==> inputs of job 8098 <==
Design ieee754multiplier, start of the top module:
module ieee754multiplier (
    input logic clk, rst_n,
    input logic [31:0] a_i,
    input logic [31:0] b_i,
    input logic start_i,
    output logic done_o,
    output logic nan_o,
    output logic inifinit_o,
    output logic overflow_o,
    output logic underflow_o,
    output logic [31:0] product_o
);
clock: 6.8 ns
lec_check: 0
cap_margin: 15
core_margin: 2
core_utilization: 72
cts_cluster_size: 36
hold_slack_margin: -0.1
slew_margin: 20
run.sh (not shown) runs the stock make flow with config.mk's settings and CLKGATE_MAP_FILE=.
==> job 3540: changes against job 8098 <==
ABC_AREA = 1   (was default)
CAP_MARGIN = 20   (was 15)
CTS_CLUSTER_DIAMETER = 370   (was default)
CTS_CLUSTER_SIZE = 95   (was 36)
HOLD_SLACK_MARGIN = default   (was -0.1)
PLACE_DENSITY = 0.38   (was default)
==> flow/constraint.sdc (replaced) <==
create_clock -name core_clock -period 3.48 [get_ports {clk}]
set_input_delay 0.6960 -clock core_clock [delete_from_list [all_inputs] [get_ports {clk}]]
set_output_delay 0.6960 -clock core_clock [all_outputs]
set_load 0.01 [all_outputs]
==> job 1055: changes against job 8098 <==
CAP_MARGIN = 20   (was 15)
CORE_UTILIZATION = 50   (was 72)
CTS_CLUSTER_SIZE = default   (was 36)
HOLD_SLACK_MARGIN = default   (was -0.1)
==> flow/constraint.sdc (replaced) <==
create_clock -name core_clock -period 8.35 [get_ports {clk}]
set_input_delay 1.6700 -clock core_clock [delete_from_list [all_inputs] [get_ports {clk}]]
set_output_delay 1.6700 -clock core_clock [all_outputs]
set_load 0.01 [all_outputs]
==> job 4212: changes against job 8098 <==
CAP_MARGIN = 0   (was 15)
CTS_CLUSTER_SIZE = default   (was 36)
HOLD_SLACK_MARGIN = default   (was -0.1)
==> flow/constraint.sdc (replaced) <==
create_clock -name core_clock -period 6.22 [get_ports {clk}]
set_input_delay 1.2440 -clock core_clock [delete_from_list [all_inputs] [get_ports {clk}]]
set_output_delay 1.2440 -clock core_clock [all_outputs]
set_load 0.01 [all_outputs]
==> results.yml <==
# synthesis and place-and-route metrics
outcome:
  status: "failed layout checks"
  violations: "negative setup slack"
worst_setup_path:
  r2r-start: "b_r[22]"
  crit_path_end: "product_r[26]"
  crit_path_start_kind: "register"
detailed_routing:
  first_iter_violations: 2896
timing:
  setup_viol: 33
  hold_viol: 0
  fin_ws_ns: -0.914
finish:
  flop_area_um2: 3520
  stdcell_area_um2: 30800
  nClkBuffers: 17
synth:
  ys_sh_adder: 0.483
  synthAoiAreaFrac: 0.0526
  area_leaders: "fa_1 39%, dfrtp_1 14%, inv_1 10%, ha_1 9.3%, and2_1 6.0%"
floorplanning:
  coreArea_um2: 33700
  fp_util: 0.735
-- figures above: job 4212

==> results.yml <==
# synthesis and place-and-route metrics
outcome:
  status: "complete, no violations"
worst_setup_path:
  crit_path_start_kind: "register"
  r2r-start: "a_r[9]"
  crit_path_end: "product_r[26]"
finish:
  nClkBuffers: 17
  flop_area_um2: 3480
floorplanning:
  coreArea_um2: 49000
synth:
  synthAoiAreaFrac: 0.0526
  area_leaders: "fa_1 39%, dfrtp_1 14%, inv_1 10%, ha_1 9.3%, and2_1 6.0%"
detailed_routing:
  first_iter_violations: 995
timing:
  fin_ws_ns: 0.458
  setup_viol: 0
-- figures above: job 1055

==> results.yml <==
# physical design summary
synth:
  area_leaders: "fa_1 36%, nand2_1 16%, inv_1 14%, dfrtp_1 13%, ha_1 8.7%"
  yosysTopAreaCell: "fa_1"
  async_flop_share: 1.00
  synthAoiAreaFrac: 0.0339
  topCombFamilyByArea: "adder cells"
  ys_sh_adder: 0.451
outcome:
  status: "did not finish"
  firstError: "[ERROR GRT-0232] Routing congestion too high. Check the congestion heatmap in the GUI."
  stop_stage: "global routing"
place:
  dp.cells: 4318
floorplanning:
  coreArea_um2: 36400
  fp_util: 0.728
-- figures above: job 3540

==> results.yml <==
# synthesis and place-and-route metrics
timing:
  fin_ws_ns: -0.377
  rsz0062_at_grt: "yes"
  hold_viol: 0
  setup_viol: 33
floorplanning:
  coreArea_um2: 33700
synth:
  ys_sh_adder: 0.483
  area_leaders: "fa_1 39%, dfrtp_1 14%, inv_1 10%, ha_1 9.3%, and2_1 6.0%"
  synthAoiAreaFrac: 0.0526
finish:
  nClkBuffers: 18
  stdcell_area_um2: 30000
detailed_routing:
  first_iter_violations: 2252
worst_setup_path:
  crit_family: "adder cells"
  crit_path_start_kind: "register"
  crit_path_end: "product_r[12]"
outcome:
  status: "failed layout checks"
  violations: "negative setup slack"
-- figures above: job 8098


---

==> trial 21 <==
==> flow/design.v <==
module ieee754multiplier (
    input logic clk, rst_n,
    input logic [31:0] a_i,
    input logic [31:0] b_i,
    input logic start_i,
    output logic done_o,
    output logic nan_o,
    output logic inifinit_o,
    output logic overflow_o,
    output logic underflow_o,
    output logic [31:0] product_o
);
typedef enum logic[1:0] {
    INITIAL_STATE = 2'b00,
    MULTIPLY_STEP = 2'b01,
    RESULT_VERIFICATION_STEP = 2'b10,
    DONE = 2'b11
} MULTIPLIER_FSM_STATE;
MULTIPLIER_FSM_STATE current_state;
logic [31:0] a_r, b_r;  
logic signal_a, signal_b;
logic [7:0] exponent_a, exponent_b;
logic [23:0] mantissa_a, mantissa_b;  
logic [47:0] mantissa_temp;
logic [9:0] exponent_temp;
logic [31:0] product_r;      
logic [1:0]  exponent_hi_r;  
always_comb begin : MULTIPLIER_COMB_BLOCK
    signal_a = a_r[31];  
    signal_b = b_r[31];  
    exponent_a = a_r[30:23];  
    exponent_b = b_r[30:23];  
    mantissa_a[23] = 1;
    mantissa_a[22:0] = a_r[22:0];   
    mantissa_b[23] = 1;
    mantissa_b[22:0] = b_r[22:0];   
    if (mantissa_a[22-:23] == 0 || mantissa_b[22-:23] == 0) begin  
        mantissa_temp = 0;  
        exponent_temp = 0;  
    end else begin
        mantissa_temp = mantissa_a * mantissa_b;  
        exponent_temp = exponent_a + exponent_b - 127;  
        if (mantissa_temp[47] == 1) begin  
            mantissa_temp = mantissa_temp >> 1;  
            exponent_temp = exponent_temp + 1;  
        end
    end
end
always_ff @(posedge clk, negedge rst_n) begin : MULTIPLIER_FF_BLOCK
    if(!rst_n) begin
        current_state <= INITIAL_STATE;
        a_r <= 32'b0;
        b_r <= 32'b0;
        product_r <= 32'b0;
        exponent_hi_r <= 2'b0;
        done_o <= 1'b0;
        nan_o <= 1'b0;
        inifinit_o <= 1'b0;
        overflow_o <= 1'b0;
        underflow_o <= 1'b0;
        product_o <= 32'b0;
    end else begin
        case (current_state)
            INITIAL_STATE, DONE: begin
                done_o <= 1'b0;
                if (start_i) begin
                    a_r <= a_i;
                    b_r <= b_i;
                    current_state <= MULTIPLY_STEP;
                end else begin
                    current_state <= INITIAL_STATE;
                end
            end
            MULTIPLY_STEP: begin
                product_r[31] <= signal_a ^ signal_b;  
                product_r[30:23] <= exponent_temp[7:0];  
                product_r[22:0] <= mantissa_temp[45:23];  
                exponent_hi_r <= exponent_temp[9:8];
                current_state <= RESULT_VERIFICATION_STEP;
            end
            RESULT_VERIFICATION_STEP: begin
                nan_o <= 1'b0;
                inifinit_o <= 1'b0;
                overflow_o <= 1'b0;
                underflow_o <= 1'b0;
                product_o <= product_r;
                if (product_r[30:23] == 8'hFF && product_r[22:0] != 23'b00) begin
                    nan_o <= 1'b1;
                    product_o <= 32'b00;
                end else if (product_r[30:23] == 8'b11111111 && product_r[22:0] == 23'b0) begin
                    inifinit_o <= 1'b1;
                end else if (exponent_hi_r[0] == 1'b1 || exponent_hi_r[1] == 1'b1) begin
                    overflow_o <= 1'b1;
                    product_o <= 32'h7FFFFFFF;
                end else if (product_r[30:23] == 8'b00000000) begin
                    underflow_o <= 1'b1;
                    product_o <= 32'b00;
                end
                done_o <= 1'b1;
                current_state <= DONE;
            end
        endcase
    end
end
endmodule
==> flow/run.sh <==
#!/bin/bash
# the make line also repeats each setting of config.mk as NAME=value (left out here)
make -C /OpenROAD-flow-scripts/flow DESIGN_CONFIG=/design/flow/config.mk WORK_HOME=/design/flow/orfs CLKGATE_MAP_FILE= finish
==> flow/config.mk <==
export PLATFORM = sky130hd
export DESIGN_NAME = ieee754multiplier
export DESIGN_NICKNAME = ieee754multiplier
export VERILOG_FILES = /design/flow/design.v
export SDC_FILE = /design/flow/constraint.sdc
export NUM_CORES = 4
export LEC_CHECK = 0
export ABC_AREA = 1
export CAP_MARGIN = 40
export CELL_PAD_IN_SITES_DETAIL_PLACEMENT = 2
export CELL_PAD_IN_SITES_GLOBAL_PLACEMENT = 2
export CORE_ASPECT_RATIO = 1.26
export CORE_MARGIN = 10
export CORE_UTILIZATION = 32
export CTS_CLUSTER_DIAMETER = 88
export CTS_CLUSTER_SIZE = 69
export GPL_ROUTABILITY_DRIVEN = 0
export GPL_TIMING_DRIVEN = 1
export MAX_ROUTING_LAYER = met4
export PLACE_DENSITY = 0.48
export SETUP_SLACK_MARGIN = 1.16
export SLEW_MARGIN = 10
export TNS_END_PERCENT = 55
==> flow/constraint.sdc <==
create_clock -name core_clock -period 8.62 [get_ports {clk}]
set_input_delay 1.7240 -clock core_clock [delete_from_list [all_inputs] [get_ports {clk}]]
set_output_delay 1.7240 -clock core_clock [all_outputs]
set_load 0.01 [all_outputs]
==> inputs of build 17, as changes to trial 21 <==
==> flow/config.mk (replaced) <==
export PLATFORM = sky130hd
export DESIGN_NAME = ieee754multiplier
export DESIGN_NICKNAME = ieee754multiplier
export VERILOG_FILES = /design/flow/design.v
export SDC_FILE = /design/flow/constraint.sdc
export NUM_CORES = 4
export LEC_CHECK = 0
export CAP_MARGIN = 40
export CELL_PAD_IN_SITES_DETAIL_PLACEMENT = 0
export CORE_ASPECT_RATIO = 0.93
export CORE_MARGIN = 2
export CORE_UTILIZATION = 65
export CTS_CLUSTER_DIAMETER = 308
export CTS_CLUSTER_SIZE = 14
export GPL_TIMING_DRIVEN = 1
export MAX_ROUTING_LAYER = met5
export SETUP_SLACK_MARGIN = 1.16
export SLEW_MARGIN = 25
==> flow/constraint.sdc (replaced) <==
create_clock -name core_clock -period 14.2 [get_ports {clk}]
set_input_delay 2.8400 -clock core_clock [delete_from_list [all_inputs] [get_ports {clk}]]
set_output_delay 2.8400 -clock core_clock [all_outputs]
set_load 0.01 [all_outputs]
==> inputs of build 27, as changes to trial 21 <==
==> flow/config.mk (replaced) <==
export PLATFORM = sky130hd
export DESIGN_NAME = ieee754multiplier
export DESIGN_NICKNAME = ieee754multiplier
export VERILOG_FILES = /design/flow/design.v
export SDC_FILE = /design/flow/constraint.sdc
export NUM_CORES = 4
export LEC_CHECK = 0
export CAP_MARGIN = 0
export CORE_ASPECT_RATIO = 0.5
export CORE_MARGIN = 7
export CORE_UTILIZATION = 50
export SLEW_MARGIN = 20
export TNS_END_PERCENT = 15
==> flow/constraint.sdc (replaced) <==
create_clock -name core_clock -period 9.0 [get_ports {clk}]
set_input_delay 1.8000 -clock core_clock [delete_from_list [all_inputs] [get_ports {clk}]]
set_output_delay 1.8000 -clock core_clock [all_outputs]
set_load 0.01 [all_outputs]
==> comparison table <==
|  | trial 21 | build 17 | build 27 |
|---|---|---|---|
| Status | finished clean | finished clean | finished clean |
| Post-route worst hold slack | 482.2 ps | 486.7 ps | 481.7 ps |
| Global placement routability congestion | - | 0.9597 | 0.9166 |
| Cell Area, Placed | 28980 um2 | 26340 um2 | 26540 um2 |
| Multi-input gate share of the layout cell area | 62.81% | 67.54% | 67.20% |
| Number of iterations in the first detailed-routing pass | 4 | 6 | 5 |
| Final instance area | 29660 um2 | 27040 um2 | 27170 um2 |
| Critical Path Source | a_r[15] | b_r[8] | b_r[7] |
| Syn-to-layout area delta | 11.86% | 9.164% | 9.725% |
| Area leader share | 36.39% | 38.96% | 38.96% |
| Number of tap cells added at floorplan | 1080 | 490 | 649 |
| Total number of cells along the worst setup path | 27 | 26 | 24 |
| Storage cell area | 3512 um2 | 3483 um2 | 3481 um2 |
| Total of clock buffers placed in the layout | 19 | 18 | 17 |
| YS chip area | 26510 um2 | 24770 um2 | 24770 um2 |
| Signal arrival time at the worst endpoint | 7540 ps | 8390 ps | 8700 ps |
| Non-clock inverter count | 1011 | 663 | 663 |
| DRC violation total after the first TritonRoute iteration | 775 | 1569 | 1115 |
| Post-synthesis share of cell area spent on xor and xnor gates | 0.3964% | 1.344% | 1.344% |
| Register-to-register path setup slack | 1440 ps | 6120 ps | 640 ps |
| Number of cells after detailed placement | 4662 | 3198 | 3374 |
| Total Routed Length | 100300 um | 67890 um | 65070 um |
| Synthesized area | 26510 um2 | 24770 um2 | 24770 um2 |
| And+or+nand+nor area frac | 21.24% | 15.18% | 15.18% |
| Post-synthesis adder-cell area fraction | 45.12% | 48.31% | 48.31% |
